==> flow/design.v (excerpt) <==
module lab1 #
(
	parameter WIDTHIN = 16,		 
	parameter WIDTHOUT = 32,	 
	parameter [WIDTHIN-1:0] A0 = 16'b01_00000000000000,  
	parameter [WIDTHIN-1:0] A1 = 16'b01_00000000000000,  
	parameter [WIDTHIN-1:0] A2 = 16'b00_10000000000000,  
	parameter [WIDTHIN-1:0] A3 = 16'b00_00101010101010,  
	parameter [WIDTHIN-1:0] A4 = 16'b00_00001010101010,  
	parameter [WIDTHIN-1:0] A5 = 16'b00_00000010001000   
)
(
	input clk,
	input reset,	
	input i_valid,
	input i_ready,
	output o_valid,
	output o_ready,
	input [WIDTHIN-1:0] i_x,
	output [WIDTHOUT-1:0] o_y
);
make LEC_CHECK=0 CAP_MARGIN=10 CORE_MARGIN=2 CORE_UTILIZATION=72 CTS_CLUSTER_SIZE=37 SETUP_SLACK_MARGIN=0.9 SLEW_MARGIN=20 finish   # period 6.45 ns
run.sh (not shown) runs the stock make flow with config.mk's settings and CLKGATE_MAP_FILE=.
The starting point completed, yet does not pass: setup timing.
Rerun with:
Settings changed: CAP_MARGIN 10 to 15, CTS_CLUSTER_DIAMETER from default to 213, CTS_CLUSTER_SIZE 37 to default, MAX_ROUTING_LAYER from default to met4, SETUP_SLACK_MARGIN 0.9 to default.
Clock period 6.45 ns to 6.72 ns, I/O delays scaled along.
What happened: The new run ran to the end with violations: setup timing; first-iteration DRC count came out higher by 2.7%; routed wire length went up by 0.73%; setup slack improves by 0.13 ns; fmax goes down by 1.9%; sequential cell count does not change; via count rises by 1.2%; non-clock buffer count fell by 42.

* * *

alpha:
Starting RTL as in the previous note.
==> flow/config.mk <==
export PLATFORM = sky130hd
export DESIGN_NAME = lab1
export DESIGN_NICKNAME = lab1
export VERILOG_FILES = /design/flow/design.v
export SDC_FILE = /design/flow/constraint.sdc
export NUM_CORES = 4
export LEC_CHECK = 0
export CAP_MARGIN = 20
export CELL_PAD_IN_SITES_DETAIL_PLACEMENT = 2
export CELL_PAD_IN_SITES_GLOBAL_PLACEMENT = 2
export CORE_MARGIN = 2
export CORE_UTILIZATION = 72
export GPL_ROUTABILITY_DRIVEN = 0
export GPL_TIMING_DRIVEN = 1
export HOLD_SLACK_MARGIN = -0.04
export MAX_ROUTING_LAYER = met4
export PLACE_DENSITY_LB_ADDON = 0.26
export SLEW_MARGIN = 30
==> flow/constraint.sdc <==
create_clock -name core_clock -period 7.69 [get_ports {clk}]
set_input_delay 1.5380 -clock core_clock [delete_from_list [all_inputs] [get_ports {clk}]]
set_output_delay 1.5380 -clock core_clock [all_outputs]
set_load 0.01 [all_outputs]
FAIL alpha @ 3_1_place_gp_skip_io: tool exited with error
What beta does differently from alpha at the input level:
# alpha
export LEC_CHECK = 0
export CAP_MARGIN = 20
export CELL_PAD_IN_SITES_DETAIL_PLACEMENT = 2
export CELL_PAD_IN_SITES_GLOBAL_PLACEMENT = 2
export CORE_MARGIN = 2
export CORE_UTILIZATION = 72
export GPL_ROUTABILITY_DRIVEN = 0
export GPL_TIMING_DRIVEN = 1
export HOLD_SLACK_MARGIN = -0.04
export MAX_ROUTING_LAYER = met4
export PLACE_DENSITY_LB_ADDON = 0.26
export SLEW_MARGIN = 30
create_clock -name core_clock -period 7.69 [get_ports {clk}]
# beta
export LEC_CHECK = 0
export CAP_MARGIN = 20
export CORE_MARGIN = 2
export CORE_UTILIZATION = 59
export SLEW_MARGIN = 20
create_clock -name core_clock -period 5.45 [get_ports {clk}]
## What came out
From the logs: beta reached the end of the flow and failed the layout checks with setup timing. Going from alpha to beta, unique cell type count in the Yosys netlist level; number of standard cells after synthesis about even; total standard cell area after synthesis about even; starting density of the core went down by 13 points; row count picked up an extra 11. | area enclosed by the die boundary | beta vs alpha | 22% higher |. Summary of the comparison: die height is higher in beta, relative to alpha.
Input-level comparison between gamma and beta:
# beta
export LEC_CHECK = 0
export CAP_MARGIN = 20
export CORE_MARGIN = 2
export CORE_UTILIZATION = 59
export SLEW_MARGIN = 20
create_clock -name core_clock -period 5.45 [get_ports {clk}]
# gamma
export LEC_CHECK = 0
export CAP_MARGIN = 10
export CORE_MARGIN = 2
export CORE_UTILIZATION = 72
export CTS_CLUSTER_SIZE = 37
export SETUP_SLACK_MARGIN = -0.62
export SLEW_MARGIN = 20
create_clock -name core_clock -period 6.45 [get_ports {clk}]
Findings:
gamma finished all stages; layout check result: FAIL, due to setup timing.
First-pass GRT wire length (gamma vs. beta) decreases by a few percent
The faster design of the two is beta; gamma tops out lower.
Re setup slack of the critical path after layout: gamma is 0.57 ns up on beta.
Edits applied to the flow inputs when going from gamma to delta:
# gamma
export LEC_CHECK = 0
export CAP_MARGIN = 10
export CORE_MARGIN = 2
export CORE_UTILIZATION = 72
export CTS_CLUSTER_SIZE = 37
export SETUP_SLACK_MARGIN = -0.62
export SLEW_MARGIN = 20
create_clock -name core_clock -period 6.45 [get_ports {clk}]
# delta
export LEC_CHECK = 0
export CAP_MARGIN = 20
export CORE_MARGIN = 2
export CORE_UTILIZATION = 40
export SETUP_SLACK_MARGIN = 2.28
export SLEW_MARGIN = 20
create_clock -name core_clock -period 7.83 [get_ports {clk}]
Findings:
delta ended with every stage complete and zero timing, DRC or antenna violations.
Lower placement-stage cell area was reported by delta, not gamma.
Going from gamma to delta, non-clock buffer count moved down; part of the cycle the worst path needs decreased by 25 points relative to the old numbers.
The higher sequential share of cell area of gamma and delta is in gamma.
Overall track demand over capacity in global routing was higher in the run labelled gamma.
Compared with gamma, in delta synthesized cell count saw little to no change; clock network area share saw little to no change; slack of the critical path saw an increase.
The final-stage net count in delta sits about 1.5% below the value recorded for gamma.
### delta -> epsilon
# delta
export LEC_CHECK = 0
export CAP_MARGIN = 20
export CORE_MARGIN = 2
export CORE_UTILIZATION = 40
export SETUP_SLACK_MARGIN = 2.28
export SLEW_MARGIN = 20
create_clock -name core_clock -period 7.83 [get_ports {clk}]
# epsilon
export LEC_CHECK = 0
export CAP_MARGIN = 20
export CORE_MARGIN = 2
export CORE_UTILIZATION = 72
export PLACE_DENSITY_LB_ADDON = 0.0
export SETUP_SLACK_MARGIN = 1.82
export SLEW_MARGIN = 20
create_clock -name core_clock -period 7.8 [get_ports {clk}]
Results
- epsilon against delta: achievable frequency decreased about 6%; shortest period the worst path allows increased 0.43 ns.
- Against delta, epsilon comes in 0.61 ns higher on arrival time at the worst endpoint.
- Note that the floorplan die area recorded for epsilon amounts to 0.56 times the value seen in delta.
